==> 08-27: inputs <==
==> flow/design.v <==
`timescale 1ns / 1ps
module dp_ram(
    input                         i_clk,
    input                         i_a_wr,
    input  [P_LOG2_RAM_DEPTH-1:0] i_a_addr,
    input          [P_DATA_W-1:0] i_a_data,
    output reg     [P_DATA_W-1:0] o_a_data,
    input                         i_b_wr,
    input  [P_LOG2_RAM_DEPTH-1:0] i_b_addr,
    input          [P_DATA_W-1:0] i_b_data,
    output reg     [P_DATA_W-1:0] o_b_data
    );
   function integer log2;
      input [31:0] value;
      begin
	 value = value-1;
	 for (log2=0; value>0; log2=log2+1)
	   value = value>>1;
      end
   endfunction
   parameter P_DATA_W    = 640;
   parameter P_LOG2_RAM_DEPTH = 9;
   reg [P_DATA_W-1:0] mem [0:2**P_LOG2_RAM_DEPTH-1];
   always @(posedge i_clk) 
   begin
      o_a_data         <= mem[i_a_addr];
      if(i_a_wr) begin
         o_a_data      <= i_a_data;
         mem[i_a_addr] <= i_a_data;
      end
   end
   always @(posedge i_clk) 
   begin
      o_b_data         <= mem[i_b_addr];
      if(i_b_wr) begin
         o_b_data      <= i_b_data;
         mem[i_b_addr] <= i_b_data;
      end
   end
endmodule
`timescale 1ns / 1ps
module fifo(
    input                 i_clk,
    input                 i_reset,
    input  [P_DATA_W-1:0] i_data,
    input                 i_read,
    input                 i_write,
    output [P_DATA_W-1:0] o_data,
    output                o_empty,
    output                o_full
    );
   parameter  P_DATA_W = 11;
   parameter  P_ADDR_W = 8;
   localparam P_DEPTH  = (1 << P_ADDR_W);
   reg  [P_ADDR_W-1:0] wr_addr;
   reg  [P_ADDR_W-1:0] rd_addr;
   reg  [P_DATA_W-1:0] output_data;
   wire [P_DATA_W-1:0] ram_data;
   reg  [P_ADDR_W-1:0] counter;
   assign o_full  = (counter == (P_DEPTH-1));
   assign o_empty = (counter == 0);
   assign o_data  = ram_data; 
   always @(posedge i_clk)
   begin
      if (i_reset) begin
         wr_addr <= 0;
      end else if (i_write) begin
         wr_addr <= wr_addr+1;
      end
   end
   always @(posedge i_clk)
   begin
      if (i_reset) begin
         rd_addr <= 0;
      end else if (i_read) begin
         rd_addr <= rd_addr+1;
      end
   end
   always @(posedge i_clk)
   begin
      if (i_reset) begin
         counter <= 0;
      end else if (i_read && !i_write) begin
         counter <= counter-1;
      end else if (i_write && !i_read) begin
         counter <= counter+1;
      end
   end
   dp_ram #(
      .P_DATA_W(P_DATA_W),
      .P_LOG2_RAM_DEPTH(P_ADDR_W)
      ) buffer (
         .i_clk(i_clk),
         .i_a_wr(i_write),
         .i_a_addr(wr_addr),
         .i_a_data(i_data),
         .o_a_data(),
         .i_b_wr(1'b0),
         .i_b_addr(rd_addr),
         .i_b_data(0),
         .o_b_data(ram_data)
    );
endmodule
`timescale 1ns / 1ps
module bresenham(
      input                        i_clk,
      input                        i_reset,
      input      [P_X_COORD_W-1:0] i_x0,
      input      [P_X_COORD_W-1:0] i_x1,
      input      [P_Y_COORD_W-1:0] i_y0,
      input      [P_Y_COORD_W-1:0] i_y1,
      input                        i_load_vals,
      output reg [P_X_COORD_W-1:0] o_x_val,
      output reg [P_Y_COORD_W-1:0] o_y_val,
      output                       o_vals_rdy,
      output                       o_waiting
    );
   parameter  P_X_COORD_W                 = 11;
   parameter  P_Y_COORD_W                 = 11;
   localparam P_ERROR_W                   = (P_X_COORD_W>P_Y_COORD_W) ? P_X_COORD_W : P_Y_COORD_W;
   localparam STATE__WAITING              = 0;
   localparam STATE__SETUP_IS_STEEP       = 1;
   localparam STATE__SETUP_REV_COORDS     = 2;
   localparam STATE__SETUP_ERROR_AND_STEP = 3;
   localparam STATE__DRAWING              = 4;
   reg                    [2:0] curr_state, next_state;
   reg signed [P_X_COORD_W-1:0] x, x0, x1;
   reg signed [P_Y_COORD_W-1:0] y, y0, y1;
   reg signed [P_X_COORD_W-1:0] delta_x;
   reg signed [P_X_COORD_W-1:0] delta_y;
   reg signed   [P_ERROR_W-1:0] error;
   reg signed             [1:0] ystep;
   reg                          steep;
   reg                          vals_rdy;
   reg                          waiting;
   assign o_vals_rdy   = vals_rdy;
   assign o_waiting    = (curr_state == STATE__WAITING) ? 1'b1 : 1'b0;
   always @(posedge i_clk)
   begin
      if (i_reset) begin
         x              <= 'b0;
         x0             <= 'b0;
         x1             <= 'b0;
         y              <= 'b0;
         y0             <= 'b0;
         y1             <= 'b0;
         error          <= 'b0;
         curr_state     <= STATE__WAITING;
      end else begin
         vals_rdy       <= 0;
         x0             <= x0;
         x1             <= x1;
         y0             <= y0;
         y1             <= y1;
         error          <= error;
         curr_state     <= next_state;
         case (curr_state)
            STATE__WAITING : begin
               if (i_load_vals) begin
                  x0    <= i_x0;
                  x1    <= i_x1;
                  y0    <= i_y0;
                  y1    <= i_y1;
                  error <= 'b0;
               end
            end
            STATE__SETUP_IS_STEEP : begin
               if (y1 > y0) begin
                  if (x1 > x0) begin 
                     steep <= (y1-y0) > (x1-x0);
                  end else begin
                     steep <= (y1-y0) > (x0-x1);
                  end
               end else begin
                  if (x1 > x0) begin 
                     steep <= (y0-y1) > (x1-x0);
                  end else begin
                     steep <= (y0-y1) > (x0-x1);
                  end
               end
            end
            STATE__SETUP_REV_COORDS : begin
               if (steep) begin
                  if (y0 > y1) begin
                     x0      <= y1;
                     x1      <= y0;
                     y0      <= x1;
                     y1      <= x0;
                     delta_x <= y0-y1;
                     delta_y <= (x1>x0 ? x1-x0 : x0-x1);
                  end else begin
                     x0      <= y0;
                     x1      <= y1;
                     y0      <= x0;
                     y1      <= x1;
                     delta_x <= y1-y0;
                     delta_y <= (x1>x0 ? x1-x0 : x0-x1);
                  end
               end else begin
                  if (x0 > x1) begin
                     x0      <= x1;
                     x1      <= x0;
                     y0      <= y1;
                     y1      <= y0;
                     delta_x <= x0-x1;
                     delta_y <= (y1>y0 ? y1-y0 : y0-y1);
                  end else begin
                     delta_x <= x1-x0;
                     delta_y <= (y1>y0 ? y1-y0 : y0-y1);
                  end
               end
            end
            STATE__SETUP_ERROR_AND_STEP : begin
               error <= delta_x >>> 1;
               ystep <= (y0<y1 ? 1 : -1);
               x     <= x0;
               y     <= y0;
            end
            STATE__DRAWING : begin
               if (steep) begin
                  o_x_val <= y;
                  o_y_val <= x;
               end else begin
                  o_x_val <= x;
                  o_y_val <= y;
               end
               x <= x+1;
               if (error-delta_y < 0) begin
                  error <= error-delta_y + delta_x;
                  y     <= y+ystep;
               end else begin
                  error <= error-delta_y;
               end
               vals_rdy <= 1;
            end
         endcase
      end
   end
   always @(curr_state, i_load_vals, x, x1)
   begin
      next_state = curr_state;
      case(curr_state)
         STATE__WAITING : begin
            if (i_load_vals) begin
               next_state = STATE__SETUP_IS_STEEP;
            end 
         end
         STATE__SETUP_IS_STEEP : begin
            next_state = STATE__SETUP_REV_COORDS;
         end
         STATE__SETUP_REV_COORDS : begin
            next_state = STATE__SETUP_ERROR_AND_STEP;
         end
         STATE__SETUP_ERROR_AND_STEP : begin
            next_state = STATE__DRAWING;
         end
         STATE__DRAWING : begin
            if (x == x1) begin
               next_state = STATE__WAITING;
            end 
         end         
      endcase
   end
endmodule
`timescale 1ns / 1ps
module draw_lines(
      input                                      i_clk,
      input                                      i_reset,
      input                    [P_X_COORD_W-1:0] i_x0,
      input                    [P_X_COORD_W-1:0] i_x1,
      input                    [P_Y_COORD_W-1:0] i_y0,
      input                    [P_Y_COORD_W-1:0] i_y1,
      input                                      i_start,
      input                                      i_load_fifo,
      output                                     o_waiting,
      output                                     o_fifo_full,
      output                                     o_wr,
      output                [P_LOG2_RAM_DEPTH-1:0] o_addr
    );
    parameter P_X_COORD_W = 11;
    parameter P_Y_COORD_W = 11;
    parameter P_SCREEN_W = 640;
    parameter P_SCREEN_H = 480;
    parameter P_DATA_W = 1;
    parameter P_LOG2_RAM_DEPTH = 19;
    parameter P_FIFO_ADDR_W = 4;
    localparam STATE__WAITING = 0;
    localparam STATE__CLEAR   = 1;
    localparam STATE__LOAD    = 2;
    localparam STATE__DRAW    = 3;
    reg [1:0] curr_state;
    reg [1:0] next_state;
    wire [P_LOG2_RAM_DEPTH-1:0] bres_addr;
    reg  [P_LOG2_RAM_DEPTH-1:0] buffer_addr;
    wire bres_wr;
    reg  buffer_wr;
    wire [P_DATA_W-1:0] bres_data;
    reg  [P_DATA_W-1:0] buffer_data;
    wire                   bres_waiting;
    wire                   load_vals;
    wire [P_X_COORD_W-1:0] fifo_x0;
    wire [P_X_COORD_W-1:0] fifo_x1;
    wire [P_Y_COORD_W-1:0] fifo_y0;
    wire [P_Y_COORD_W-1:0] fifo_y1;
    wire     [P_X_COORD_W-1:0] x_val;
    wire     [P_Y_COORD_W-1:0] y_val;
    wire fifo_empty;
    wire fifo_full;
    assign o_fifo_full = fifo_full;
    assign o_waiting  = (curr_state == STATE__WAITING) ? 1'b1 : 1'b0;
    fifo #(.P_DATA_W(P_X_COORD_W), .P_ADDR_W(P_FIFO_ADDR_W)) x0_in_buffer (
		.i_clk(i_clk), 
		.i_reset(i_reset), 
		.i_data(i_x0), 
		.i_read(load_vals), 
		.i_write(i_load_fifo), 
		.o_data(fifo_x0), 
		.o_empty(fifo_empty), 
		.o_full(fifo_full)
	 );
    fifo #(.P_DATA_W(P_X_COORD_W), .P_ADDR_W(P_FIFO_ADDR_W)) x1_in_buffer (
		.i_clk(i_clk), 
		.i_reset(i_reset), 
		.i_data(i_x1), 
		.i_read(load_vals), 
		.i_write(i_load_fifo), 
		.o_data(fifo_x1), 
		.o_empty(), 
		.o_full()
	 );
    fifo #(.P_DATA_W(P_Y_COORD_W), .P_ADDR_W(P_FIFO_ADDR_W)) y0_in_buffer (
		.i_clk(i_clk), 
		.i_reset(i_reset), 
		.i_data(i_y0), 
		.i_read(load_vals), 
		.i_write(i_load_fifo), 
		.o_data(fifo_y0), 
		.o_empty(), 
		.o_full()
	 );
    fifo #(.P_DATA_W(P_Y_COORD_W), .P_ADDR_W(P_FIFO_ADDR_W)) y1_in_buffer (
		.i_clk(i_clk), 
		.i_reset(i_reset), 
		.i_data(i_y1), 
		.i_read(load_vals), 
		.i_write(i_load_fifo), 
		.o_data(fifo_y1), 
		.o_empty(), 
		.o_full()
	 );
    always @(posedge i_clk) 
    begin
      if (i_reset) begin
         curr_state <= STATE__WAITING;
      end else begin
         curr_state <= next_state;
      end
    end
   always @(curr_state, i_start, bres_waiting, fifo_empty)
   begin
      next_state = curr_state;
      case(curr_state)
         STATE__WAITING : begin
            if (i_start == 1'b1) begin
               next_state = STATE__LOAD;
            end
         end
         STATE__LOAD : begin
            next_state = STATE__DRAW;
         end
         STATE__DRAW : begin
            if (bres_waiting && fifo_empty) begin
               next_state = STATE__WAITING;
            end else if (~fifo_empty && bres_waiting) begin
               next_state = STATE__LOAD;
            end
         end
      endcase
   end
	bresenham bres (
		.i_clk(i_clk), 
		.i_reset(i_reset), 
		.i_x0(fifo_x0), 
		.i_x1(fifo_x1), 
		.i_y0(fifo_y0), 
		.i_y1(fifo_y1), 
		.i_load_vals(load_vals), 
      .o_x_val(x_val),
      .o_y_val(y_val),
		.o_vals_rdy(bres_wr),
      .o_waiting(bres_waiting)
	);
   assign load_vals = (curr_state == STATE__LOAD) ? 1'b1 : 1'b0;
   assign o_wr   = buffer_wr;
   assign o_addr = buffer_addr;
   assign bres_addr  = P_SCREEN_W*y_val+x_val;
   assign bres_data  = 1;
   always @(bres_addr, 
            bres_wr, 
            bres_data, 
            curr_state)
   begin
      case (curr_state)
         STATE__DRAW : begin
            buffer_wr   = bres_wr;
            buffer_addr = bres_addr;
            buffer_data = bres_data;
         end
         default : begin
            buffer_wr   = 1'b0;
            buffer_addr = 0;
            buffer_data = 0;
         end
      endcase
   end
endmodule
==> flow/run.sh <==
#!/bin/bash
# the make line also repeats each setting of config.mk as NAME=value (left out here)
make -C /OpenROAD-flow-scripts/flow DESIGN_CONFIG=/design/flow/config.mk WORK_HOME=/design/flow/orfs CLKGATE_MAP_FILE= finish
==> flow/config.mk <==
export PLATFORM = sky130hd
export DESIGN_NAME = draw_lines
export DESIGN_NICKNAME = draw_lines
export VERILOG_FILES = /design/flow/design.v
export SDC_FILE = /design/flow/constraint.sdc
export NUM_CORES = 4
export LEC_CHECK = 0
export ABC_AREA = 1
export CAP_MARGIN = 20
export CELL_PAD_IN_SITES_GLOBAL_PLACEMENT = 2
export CORE_MARGIN = 2
export CORE_UTILIZATION = 40
export CTS_CLUSTER_DIAMETER = 218
export MAX_ROUTING_LAYER = met4
export PLACE_DENSITY_LB_ADDON = 0.21
export SETUP_SLACK_MARGIN = 0.88
export SLEW_MARGIN = 20
==> flow/constraint.sdc <==
create_clock -name core_clock -period 5.0 [get_ports {i_clk}]
set_input_delay 1.0000 -clock core_clock [delete_from_list [all_inputs] [get_ports {i_clk}]]
set_output_delay 1.0000 -clock core_clock [all_outputs]
set_load 0.01 [all_outputs]
==> 08-18 (differences from 08-27) <==
- ABC_AREA: 1 -> unset
- CELL_PAD_IN_SITES_GLOBAL_PLACEMENT: 2 -> unset
- CORE_UTILIZATION: 40 -> 64
- CTS_CLUSTER_DIAMETER: 218 -> unset
- MAX_ROUTING_LAYER: met4 -> unset
- PLACE_DENSITY_LB_ADDON: 0.21 -> unset
- SETUP_SLACK_MARGIN: 0.88 -> unset
==> flow/constraint.sdc (replaced) <==
create_clock -name core_clock -period 2.59 [get_ports {i_clk}]
set_input_delay 0.5180 -clock core_clock [delete_from_list [all_inputs] [get_ports {i_clk}]]
set_output_delay 0.5180 -clock core_clock [all_outputs]
set_load 0.01 [all_outputs]
==> 08-22 (differences from 08-27) <==
- CELL_PAD_IN_SITES_GLOBAL_PLACEMENT: 2 -> 0
- CORE_ASPECT_RATIO: unset -> 1.21
- CORE_UTILIZATION: 40 -> 70
- CTS_CLUSTER_DIAMETER: 218 -> 296
- CTS_CLUSTER_SIZE: unset -> 14
- MAX_ROUTING_LAYER: met4 -> unset
- PLACE_DENSITY_LB_ADDON: 0.21 -> 0.13
- SETUP_SLACK_MARGIN: 0.88 -> 0.65
==> flow/constraint.sdc (replaced) <==
create_clock -name core_clock -period 2.59 [get_ports {i_clk}]
set_input_delay 0.5180 -clock core_clock [delete_from_list [all_inputs] [get_ports {i_clk}]]
set_output_delay 0.5180 -clock core_clock [all_outputs]
set_load 0.01 [all_outputs]
==> 10-28 (differences from 08-27) <==
- ABC_AREA: 1 -> unset
- CELL_PAD_IN_SITES_GLOBAL_PLACEMENT: 2 -> unset
- CORE_UTILIZATION: 40 -> 66
- CTS_CLUSTER_DIAMETER: 218 -> unset
- MAX_ROUTING_LAYER: met4 -> unset
- PLACE_DENSITY_LB_ADDON: 0.21 -> unset
- SETUP_SLACK_MARGIN: 0.88 -> 0.8
==> flow/constraint.sdc (replaced) <==
create_clock -name core_clock -period 3.36 [get_ports {i_clk}]
set_input_delay 0.6720 -clock core_clock [delete_from_list [all_inputs] [get_ports {i_clk}]]
set_output_delay 0.6720 -clock core_clock [all_outputs]
set_load 0.01 [all_outputs]
==> comparison table <==
| quantity | 08-18 | 08-22 | 10-28 | 08-27 |
|---|---|---|---|---|
| Outcome | finished with violations | finished with violations | finished with violations | finished clean |
| Layout check failures | negative setup slack | negative setup slack | negative setup slack | - |
| Share of final layout cell area taken by clock buffers and inverters | 5.63% | 4.11% | 5.97% | 6.55% |
| Number of non-clock buffers in the layout | 634 | 575 | 501 | 162 |
| Non-Filler Instances | 4256 | 5475 | 4101 | 5706 |
| Pwr Total | 45.4 mW | 44.7 mW | 34.5 mW | 21.4 mW |
| Antenna fix cells | 0 | 1 | 0 | 0 |
| Global-route met3 utilization | 5.10% | 7.78% | 6.14% | 2.37% |
| Average wire length per cell after detail routing | 28.9 µm | 23.4 µm | 29.7 µm | 20.7 µm |
| Area share of xor/xnor cells in the synthesized design | 2.34% | 1.34% | 2.34% | 1.34% |
| Via count of the first global-routing pass | 28571 | 33814 | 28044 | 28725 |
| Netlist area before placement | 0.0422 mm² | 0.0436 mm² | 0.0422 mm² | 0.0436 mm² |
| Adder-cell share of the synthesized area | 5.12% | 4.93% | 5.12% | 4.93% |
| Clock slew seen by the registers of the worst setup and hold paths | 0.06 ns | 0.07 ns | 0.06 ns | 0.06 ns |
| Cell internal power dissipation | 31.8 mW | 29.5 mW | 24.1 mW | 14.5 mW |
Power figures rest on the tool's default switching activity, not on a simulated workload.
